Design dmc_top, start of the top module:
module dmc_top (
    input         clk_i,
    input         rst_n_i,
    input         start_i,
    input         read_i,
    input         write_i,
    input  [31:0] address_i,
    input  [31:0] data_i,
    output [31:0] data_o,
    output        ready_o,
    output        mem_read_o,
    output        mem_write_o,
    output [31:0] mem_address_o,
    output [31:0] mem_data_o,
    input  [31:0] mem_data_i
);
localparam BLOCK_SIZE = 32;
localparam NUM_OF_BLOCKS_PER_LINE = 4;
localparam NUM_OF_CACHE_LINES = 4;
localparam ADDRESS_SIZE = 32;
localparam LINE_SIZE = NUM_OF_BLOCKS_PER_LINE * BLOCK_SIZE;
wire hit, read_flush, read_fetch, write_flush, write_fetch;
wire cache_read, cache_write, cache_read_line, cache_write_line;
wire [BLOCK_SIZE - 1: 0]   data_from_cache, data_to_cache;
wire [ADDRESS_SIZE - 1: 0] address_from_cache, address_to_cache;
wire [LINE_SIZE - 1: 0]    line_from_cache, line_to_cache;
DMC_Controller #(.BLOCK_SIZE(BLOCK_SIZE), .NUM_OF_BLOCKS_PER_LINE(NUM_OF_BLOCKS_PER_LINE),
                 .NUM_OF_CACHE_LINES(NUM_OF_CACHE_LINES), .ADDRESS_SIZE(ADDRESS_SIZE)) controller (
    .clk_i(clk_i),
    .rst_n_i(rst_n_i),
    .write_i(write_i),
    .read_i(read_i),
    .hit_i(hit),
    .start_from_CPU_i(start_i),
    .read_flush_i(read_flush),
    .read_fetch_i(read_fetch),
    .write_flush_i(write_flush),
    .write_fetch_i(write_fetch),
    .address_from_CPU_i(address_i),
    .address_from_cache_i(address_from_cache),
    .data_from_CPU_i(data_i),
    .data_from_cache_i(data_from_cache),
    .data_from_memory_i(mem_data_i),
    .line_i(line_from_cache),
    .data_to_CPU_o(data_o),
    .data_to_cache_o(data_to_cache),
    .data_to_memory_o(mem_data_o),
    .line_o(line_to_cache),
    .address_to_cache_o(address_to_cache),
    .address_to_memory_o(mem_address_o),
    .ready_to_CPU_o(ready_o),
    .mem_read_o(mem_read_o),
    .mem_write_o(mem_write_o),
    .read_o(cache_read),
    .read_line_o(cache_read_line),
    .write_o(cache_write),
    .write_line_o(cache_write_line)
);
DirectMappedCache #(.BLOCK_SIZE(BLOCK_SIZE), .NUM_OF_BLOCKS_PER_LINE(NUM_OF_BLOCKS_PER_LINE),
                    .NUM_OF_CACHE_LINES(NUM_OF_CACHE_LINES), .ADDRESS_SIZE(ADDRESS_SIZE)) cache (
    .rst_n_i(rst_n_i),
  ...
clock: 4.19 ns
lec_check: 0
cap_margin: 20
core_margin: 2
core_utilization: 40
slew_margin: 20
run.sh (not shown) runs the stock make flow with config.mk's settings and CLKGATE_MAP_FILE=.
==> next run, changes <==
--- a/flow/config.mk
+++ b/flow/config.mk
@@ -8,4 +8,4 @@
 export CAP_MARGIN = 20
 export CORE_MARGIN = 2
-export CORE_UTILIZATION = 40
+export CORE_UTILIZATION = 66
 export SLEW_MARGIN = 20
==> flow/constraint.sdc (replaced) <==
create_clock -name core_clock -period 4.03 [get_ports {clk_i}]
set_input_delay 0.8060 -clock core_clock [delete_from_list [all_inputs] [get_ports {clk_i}]]
set_output_delay 0.8060 -clock core_clock [all_outputs]
set_load 0.01 [all_outputs]
=> The new run ran to the end with no violations; setup slack got worse by 51 ps; fmax is higher by a few percent; combinational power is higher slightly; via count is higher by a few percent; routed wire length hardly moves; cell area is lower slightly; die size is lower by well over a third; final cell count is lower by about a fifth; register-to-register slack got worse by 50 ps.
==> next run, changes <==
--- a/flow/config.mk
+++ b/flow/config.mk
@@ -6,6 +6,7 @@
 export NUM_CORES = 4
 export LEC_CHECK = 0
+export ABC_AREA = 1
 export CAP_MARGIN = 20
 export CORE_MARGIN = 2
-export CORE_UTILIZATION = 66
+export CORE_UTILIZATION = 72
 export SLEW_MARGIN = 20
==> flow/constraint.sdc (replaced) <==
create_clock -name core_clock -period 3.55 [get_ports {clk_i}]
set_input_delay 0.7100 -clock core_clock [delete_from_list [all_inputs] [get_ports {clk_i}]]
set_output_delay 0.7100 -clock core_clock [all_outputs]
set_load 0.01 [all_outputs]
What happened: Setup slack degrades by 190 ps; total power climbs by 12%; utilization grows by 6.5 points.
==> next run, changes <==
--- a/flow/config.mk
+++ b/flow/config.mk
@@ -10,3 +10,7 @@
 export CORE_MARGIN = 2
 export CORE_UTILIZATION = 72
+export CTS_CLUSTER_SIZE = 73
+export PLACE_DENSITY = 0.65
+export SETUP_SLACK_MARGIN = 0.68
 export SLEW_MARGIN = 20
+export TNS_END_PERCENT = 5
==> flow/constraint.sdc (replaced) <==
create_clock -name core_clock -period 2.33 [get_ports {clk_i}]
set_input_delay 0.4660 -clock core_clock [delete_from_list [all_inputs] [get_ports {clk_i}]]
set_output_delay 0.4660 -clock core_clock [all_outputs]
set_load 0.01 [all_outputs]
With this change the flow reached the layout checks and failed them: setup timing.
Sequential share of layout area shrinks by 3.3 points.
Flip-flop count is unchanged.
Die area stays the same.
Non-clock buffer count rises by 358.
Register-to-register slack degrades by 740 ps.
Global-route usage climbs by 4.1 points.
Cell count rises by 6.3%.
Combinational power climbs by 83%.
Utilization rises by 4.4 points.

Starting RTL as in the previous note.
clock: 5.76 ns
lec_check: 0
abc_area: 0
cap_margin: 15
cell_pad_in_sites_detail_placement: 1
cell_pad_in_sites_global_placement: 0
core_aspect_ratio: 0.7
core_margin: 2
core_utilization: 57
cts_cluster_diameter: 75
cts_cluster_size: 11
gpl_routability_driven: 0
hold_slack_margin: 0.18
min_routing_layer: met2
setup_slack_margin: -0.5
slew_margin: 10
tns_end_percent: 40
Then changed:
- ABC_AREA: 0 -> unset
- CAP_MARGIN: 15 -> 20
- CELL_PAD_IN_SITES_DETAIL_PLACEMENT: 1 -> unset
- CELL_PAD_IN_SITES_GLOBAL_PLACEMENT: 0 -> unset
- CORE_ASPECT_RATIO: 0.7 -> unset
- CORE_UTILIZATION: 57 -> 40
- CTS_CLUSTER_DIAMETER: 75 -> unset
- CTS_CLUSTER_SIZE: 11 -> unset
- GPL_ROUTABILITY_DRIVEN: 0 -> unset
- HOLD_SLACK_MARGIN: 0.18 -> unset
- MIN_ROUTING_LAYER: met2 -> unset
- SETUP_SLACK_MARGIN: -0.5 -> 0.15
- SLEW_MARGIN: 10 -> 20
- TNS_END_PERCENT: 40 -> unset
- clock period: 5.76 -> 4.19 ns (I/O delays scaled with it)
Result: The new run produced a clean layout. Clock power rises by 52%. Total power rises by 44%. Final cell count rises by 12%. Via count falls by 26%.
Then changed:
- CORE_UTILIZATION: 40 -> 72
- CTS_CLUSTER_SIZE: unset -> 41
- PLACE_DENSITY: unset -> 0.36
- SETUP_SLACK_MARGIN: 0.15 -> 0.68
- TNS_END_PERCENT: unset -> 5
- clock period: 4.19 -> 2.33 ns (I/O delays scaled with it)
After rerunning: The new run completed and failed the layout checks on setup timing. First-iteration DRC count grows by 110%. Wire length grows by 28%. Fmax grows by 5.5%. Hold slack got worse by 56 ps.

Setup of run A:
dmc_top again, from the RTL that the note above started with.
clock: 2.39 ns
lec_check: 0
cap_margin: 20
cell_pad_in_sites_global_placement: 0
core_aspect_ratio: 1.87
core_margin: 2
core_utilization: 47
place_density_lb_addon: 0.3
setup_slack_margin: 0.15
slew_margin: 20
Final checks on run A, whose flow otherwise completed, came back failing, citing negative setup slack.
### run A -> run B
# run A
export LEC_CHECK = 0
export CAP_MARGIN = 20
export CELL_PAD_IN_SITES_GLOBAL_PLACEMENT = 0
export CORE_ASPECT_RATIO = 1.87
export CORE_MARGIN = 2
export CORE_UTILIZATION = 47
export PLACE_DENSITY_LB_ADDON = 0.3
export SETUP_SLACK_MARGIN = 0.15
export SLEW_MARGIN = 20
create_clock -name core_clock -period 2.39 [get_ports {clk_i}]
# run B
export LEC_CHECK = 0
export CAP_MARGIN = 20
export CORE_MARGIN = 2
export CORE_UTILIZATION = 72
export CTS_CLUSTER_SIZE = 41
export SETUP_SLACK_MARGIN = 0.33
export SLEW_MARGIN = 20
create_clock -name core_clock -period 2.33 [get_ports {clk_i}]
Results
No crash in run B: every stage finished, but the layout fails its final checks due to negative setup slack.
Layout-stage area growth over the synthesis result, run B and run A: higher on run B
Of run B and run A, run B shows the higher overall power after layout, with run A below it.
Between run B and run A, it is run B whose wire length is higher, by about 17%.
The lower utilization of run B and run A is in run A.
Run B: delay of the slowest critical-path stage 0.03 ns above run A
Re synthesized area: no difference whatsoever between run B and run A.
More vias were needed by run B than by run A.
Status: design area parity (run B, run A)
Relative to run B, the following input files were edited for run C:
# run B
export LEC_CHECK = 0
export CAP_MARGIN = 20
export CORE_MARGIN = 2
export CORE_UTILIZATION = 72
export CTS_CLUSTER_SIZE = 41
export SETUP_SLACK_MARGIN = 0.33
export SLEW_MARGIN = 20
create_clock -name core_clock -period 2.33 [get_ports {clk_i}]
# run C
export LEC_CHECK = 0
export ABC_AREA = 1
export CAP_MARGIN = 10
export CORE_ASPECT_RATIO = 0.81
export CORE_MARGIN = 2
export CORE_UTILIZATION = 72
export CTS_CLUSTER_DIAMETER = 104
export CTS_CLUSTER_SIZE = 13
export HOLD_SLACK_MARGIN = 0.05
export MIN_ROUTING_LAYER = met1
export PLACE_DENSITY_LB_ADDON = 0.02
export SETUP_SLACK_MARGIN = 0.31
export SLEW_MARGIN = 30
export TNS_END_PERCENT = 40
create_clock -name core_clock -period 2.33 [get_ports {clk_i}]
Notes after the runs:
- Every stage of run C finished as expected; the final checks, on the other hand, flagged negative setup slack, which means the layout fails.
- All-layer global routing usage ends up higher on run C.
- | number of non-filler instances in the completed layout | run C vs run B | 1544 higher |
- Run C — well tap count 5 lower, run B as reference
- Run comparison: run C capturing element of the worst setup path cache.cache[3][119]; run B capturing element of the worst setup path cache.cache[3][55]
- Run C vs run B: combinational gate area down in run C
- When run C is measured against run B, its part of the power in the clock network turns out 2.7 points lower.
- Aoi/oai-family share of the synthesized area in run C is 2.6 points higher than in run B
Edits applied to the flow inputs when going from run C to run D:
# run C
export LEC_CHECK = 0
export ABC_AREA = 1
export CAP_MARGIN = 10
export CORE_ASPECT_RATIO = 0.81
export CORE_MARGIN = 2
export CORE_UTILIZATION = 72
export CTS_CLUSTER_DIAMETER = 104
export CTS_CLUSTER_SIZE = 13
export HOLD_SLACK_MARGIN = 0.05
export MIN_ROUTING_LAYER = met1
export PLACE_DENSITY_LB_ADDON = 0.02
export SETUP_SLACK_MARGIN = 0.31
export SLEW_MARGIN = 30
export TNS_END_PERCENT = 40
create_clock -name core_clock -period 2.33 [get_ports {clk_i}]
# run D
export LEC_CHECK = 0
export ABC_AREA = 1
export CAP_MARGIN = 10
export CORE_ASPECT_RATIO = 0.81
export CORE_MARGIN = 2
export CORE_UTILIZATION = 72
export CTS_CLUSTER_DIAMETER = 325
export CTS_CLUSTER_SIZE = 20
export HOLD_SLACK_MARGIN = 0.05
export MIN_ROUTING_LAYER = met1
export PLACE_DENSITY_LB_ADDON = 0.02
export SETUP_SLACK_MARGIN = 0.31
export SLEW_MARGIN = 30
export TNS_END_PERCENT = 40
create_clock -name core_clock -period 2.33 [get_ports {clk_i}]
Findings:
- Between run C and run D, transition time at the pin with the least slew margin increased.
- Logic depth of the worst path, buffers included was higher in run D than in run C.
- Run D vs run C: aggregate routed wire length up slightly
- Of run D and run C, not a single run came through the flow clean.
- Completing all stages was not enough for run D: its layout failed the final checks because of negative setup slack.
- Run C completed end to end; final checks failed (negative setup slack).
- Compared with run C, in run D critical-path maximum fanout climbed 3; final standard cell count with taps included and fillers excluded dropped 23; total chip power dropped about 10%; via count of the first global-routing pass dropped 471; fraction of area in multi-input gates climbed 0.20 points.
- Of run D and run C, the higher power density relative to cell area belongs to run C.
- Compared to run C, run D reaches a lower achievable clock.
- Re hold slack: run C was lower than run D.

Starting RTL as in the previous note.
==> flow/config.mk <==
export PLATFORM = sky130hd
export DESIGN_NAME = dmc_top
export DESIGN_NICKNAME = dmc_top
export VERILOG_FILES = /design/flow/design.v
export SDC_FILE = /design/flow/constraint.sdc
export NUM_CORES = 4
export LEC_CHECK = 0
export CAP_MARGIN = 20
export CELL_PAD_IN_SITES_DETAIL_PLACEMENT = 2
export CORE_MARGIN = 2
export CORE_UTILIZATION = 40
export CTS_CLUSTER_DIAMETER = 140
export GPL_TIMING_DRIVEN = 0
export MAX_ROUTING_LAYER = met4
export SLEW_MARGIN = 20
==> flow/constraint.sdc <==
create_clock -name core_clock -period 5.3 [get_ports {clk_i}]
set_input_delay 1.0600 -clock core_clock [delete_from_list [all_inputs] [get_ports {clk_i}]]
set_output_delay 1.0600 -clock core_clock [all_outputs]
set_load 0.01 [all_outputs]
The first run ran to the end with violations: negative setup slack.
Then changed:
ABC_AREA = 1   (was unset)
CELL_PAD_IN_SITES_GLOBAL_PLACEMENT = 2   (was unset)
CORE_ASPECT_RATIO = 0.56   (was unset)
CORE_MARGIN = 4   (was 2)
MAX_ROUTING_LAYER = met5   (was met4)
MIN_ROUTING_LAYER = met2   (was unset)
SETUP_SLACK_MARGIN = 1.54   (was unset)
SLEW_MARGIN = 25   (was 20)
TNS_END_PERCENT = 90   (was unset)
The new run aborted during 5_1_grt (GRT-0116).
Area after synthesis came out higher by 1.6%.
Die size rose by 3.8%.
Synthesized cell count came out higher by 48%.
Then changed:
ABC_AREA = unset   (was 1)
CELL_PAD_IN_SITES_DETAIL_PLACEMENT = unset   (was 2)
CELL_PAD_IN_SITES_GLOBAL_PLACEMENT = unset   (was 2)
CORE_ASPECT_RATIO = unset   (was 0.56)
CORE_MARGIN = 2   (was 4)
CORE_UTILIZATION = 64   (was 40)
CTS_CLUSTER_DIAMETER = unset   (was 140)
GPL_TIMING_DRIVEN = unset   (was 0)
MAX_ROUTING_LAYER = unset   (was met5)
MIN_ROUTING_LAYER = unset   (was met2)
SETUP_SLACK_MARGIN = unset   (was 1.54)
SLEW_MARGIN = 20   (was 25)
TNS_END_PERCENT = unset   (was 90)
clock period = 2.33 ns   (was 5.3 ns; I/O delays follow)
Outcome:
- With this change the flow produced a layout that fails on negative setup slack
- synthesized cell count decreases by a quarter to a third
- area after synthesis went down slightly
- die size went down by well over a third
Then changed:
ABC_AREA = 1   (was unset)
CORE_UTILIZATION = 72   (was 64)
CTS_CLUSTER_SIZE = 73   (was unset)
PLACE_DENSITY = 0.65   (was unset)
SETUP_SLACK_MARGIN = -0.13   (was unset)
- The changed run ran to the end with violations: negative setup slack
- clock power stays flat
- power is about the same
- design area grows by a few percent
Then changed:
ABC_AREA = unset   (was 1)
CORE_UTILIZATION = 16   (was 72)
CTS_CLUSTER_SIZE = unset   (was 73)
PLACE_DENSITY = unset   (was 0.65)
SETUP_SLACK_MARGIN = unset   (was -0.13)
clock period = 4.19 ns   (was 2.33 ns; I/O delays follow)
What happened: With this change the flow went through all stages and came out clean. Area after synthesis decreases slightly. Maximum frequency came out lower by about a fifth. Routed wire length decreases by about a fifth. Cell count goes up by a quarter to a third. Non-clock buffer count drops by 490. Die area went up to 4.4 times its value. First-iteration DRC count is lower by well over a third.

Setup of try-xenon:
dmc_top again, from the RTL that the note above started with.
clock: 4.03 ns
lec_check: 0
cap_margin: 20
core_margin: 2
core_utilization: 57
setup_slack_margin: 0.71
slew_margin: 20
The inputs of try-umber differ from those of try-xenon as listed below.
Settings: changing SETUP_SLACK_MARGIN from 0.71 to 0.3; changing CORE_UTILIZATION from 57 to 72; setting CTS_CLUSTER_SIZE to 29 for the first time; changing the clock period (ns, I/O delays scaled along) from 4.03 to 2.33.
--- outcome ---
Although it ran to completion, try-umber produced a layout that fails the final checks because of setup timing.
Taking try-xenon as the reference, in try-umber fmax now sits higher, via count of the first global-routing pass moved up.
In try-umber relative to try-xenon, combinational group power had gone up by more than half.
Compared try-umber against try-xenon; clock network contribution to total cell area within noise.
Relative to try-xenon, the met3 usage of try-umber is higher by 3.4 points.
For try-willow, these inputs were changed with respect to try-umber:
Settings: changing CORE_UTILIZATION from 72 to 68; removing SETUP_SLACK_MARGIN (formerly 0.3); changing the clock period (ns, I/O delays scaled along) from 2.33 to 2.97.
==> comparison <==
Not one of try-willow and try-umber finished clean.
No crash in try-willow: every stage finished, but the layout fails its final checks due to setup timing.
Re final tally of max-slew violations: no difference whatsoever between try-umber and try-willow.
Comparing the two runs side by side, try-willow comes out ahead of try-umber on final area.
Changes observed in try-willow relative to try-umber: delay of the slowest cell on the worst path about even; wire length now sits lower; sequential share of layout area now larger; chip area higher; number of standard cells in the layout, taps in and fillers out fell by about 1.1%.
The fraction of power consumed by the clock network of try-willow falls short of that of try-umber by 1.4 points.
In the tables for try-willow and try-umber, setup slack reads lower with try-umber.
Inputs modified between try-willow and try-indigo:
Settings: changing CORE_UTILIZATION from 68 to 72; setting HOLD_SLACK_MARGIN to 0.28 for the first time; setting PLACE_DENSITY_LB_ADDON to 0.0 for the first time; setting SETUP_SLACK_MARGIN to -0.27 for the first time; changing the clock period (ns, I/O delays scaled along) from 2.97 to 2.86.
==> comparison <==
try-indigo ran in full, but the layout does not pass; the checks complain about setup timing.
try-indigo reports its end of the critical path as cache.cache[2][110] while try-willow reports cache.cache[2][0].
Against try-willow as the reference, try-indigo delivers a higher sequential cell fraction of total power.
try-indigo vs try-willow: register-to-register slack down
| final design utilization | try-indigo vs try-willow | 4.5 points higher |
Fill cell total of the finished layout is lower on try-indigo
try-indigo: area added between synthesis and finish 0.35 points below try-willow
Compared with try-willow, try-indigo shows a total detailed-routing wirelength that is 12% higher.
Looking at number of antenna violations at the first check in global routing across try-indigo and try-willow, the one that comes out lower is try-willow.
Between try-indigo and try-willow, worst-case setup margin in the final layout is lower for try-indigo, try-willow comes in above that.
diff inputs: try-indigo => try-harbor
Settings: a change of CORE_UTILIZATION from 72 to 40; a deleted SETUP_SLACK_MARGIN that had been -0.27; a deleted PLACE_DENSITY_LB_ADDON that had been 0.0; a deleted CTS_CLUSTER_SIZE that had been 29; a deleted HOLD_SLACK_MARGIN that had been 0.28; a change of the clock period (ns, I/O delays scaled along) from 2.86 to 3.13.
==> results <==
Status for try-indigo and try-harbor: no clean run
try-indigo finished all stages; layout check result: FAIL, due to setup timing.
Against try-indigo, try-harbor comes in 15 points lower on part of the cycle the worst path needs.
| non-clock buffer share of cell area | try-harbor vs try-indigo | 0.53 points lower |
Non-clock buffer count for try-harbor: 24 down relative to try-indigo
Total routed wirelength: try-harbor vs try-indigo down about 13%
Row top achievable clock speed: try-harbor higher / try-indigo lower
[try-harbor] via count fell 11% relative to try-indigo
Status: total cell area reported by yosys after synthesis parity (try-harbor, try-indigo)
Power and IR drop assume default switching activity.
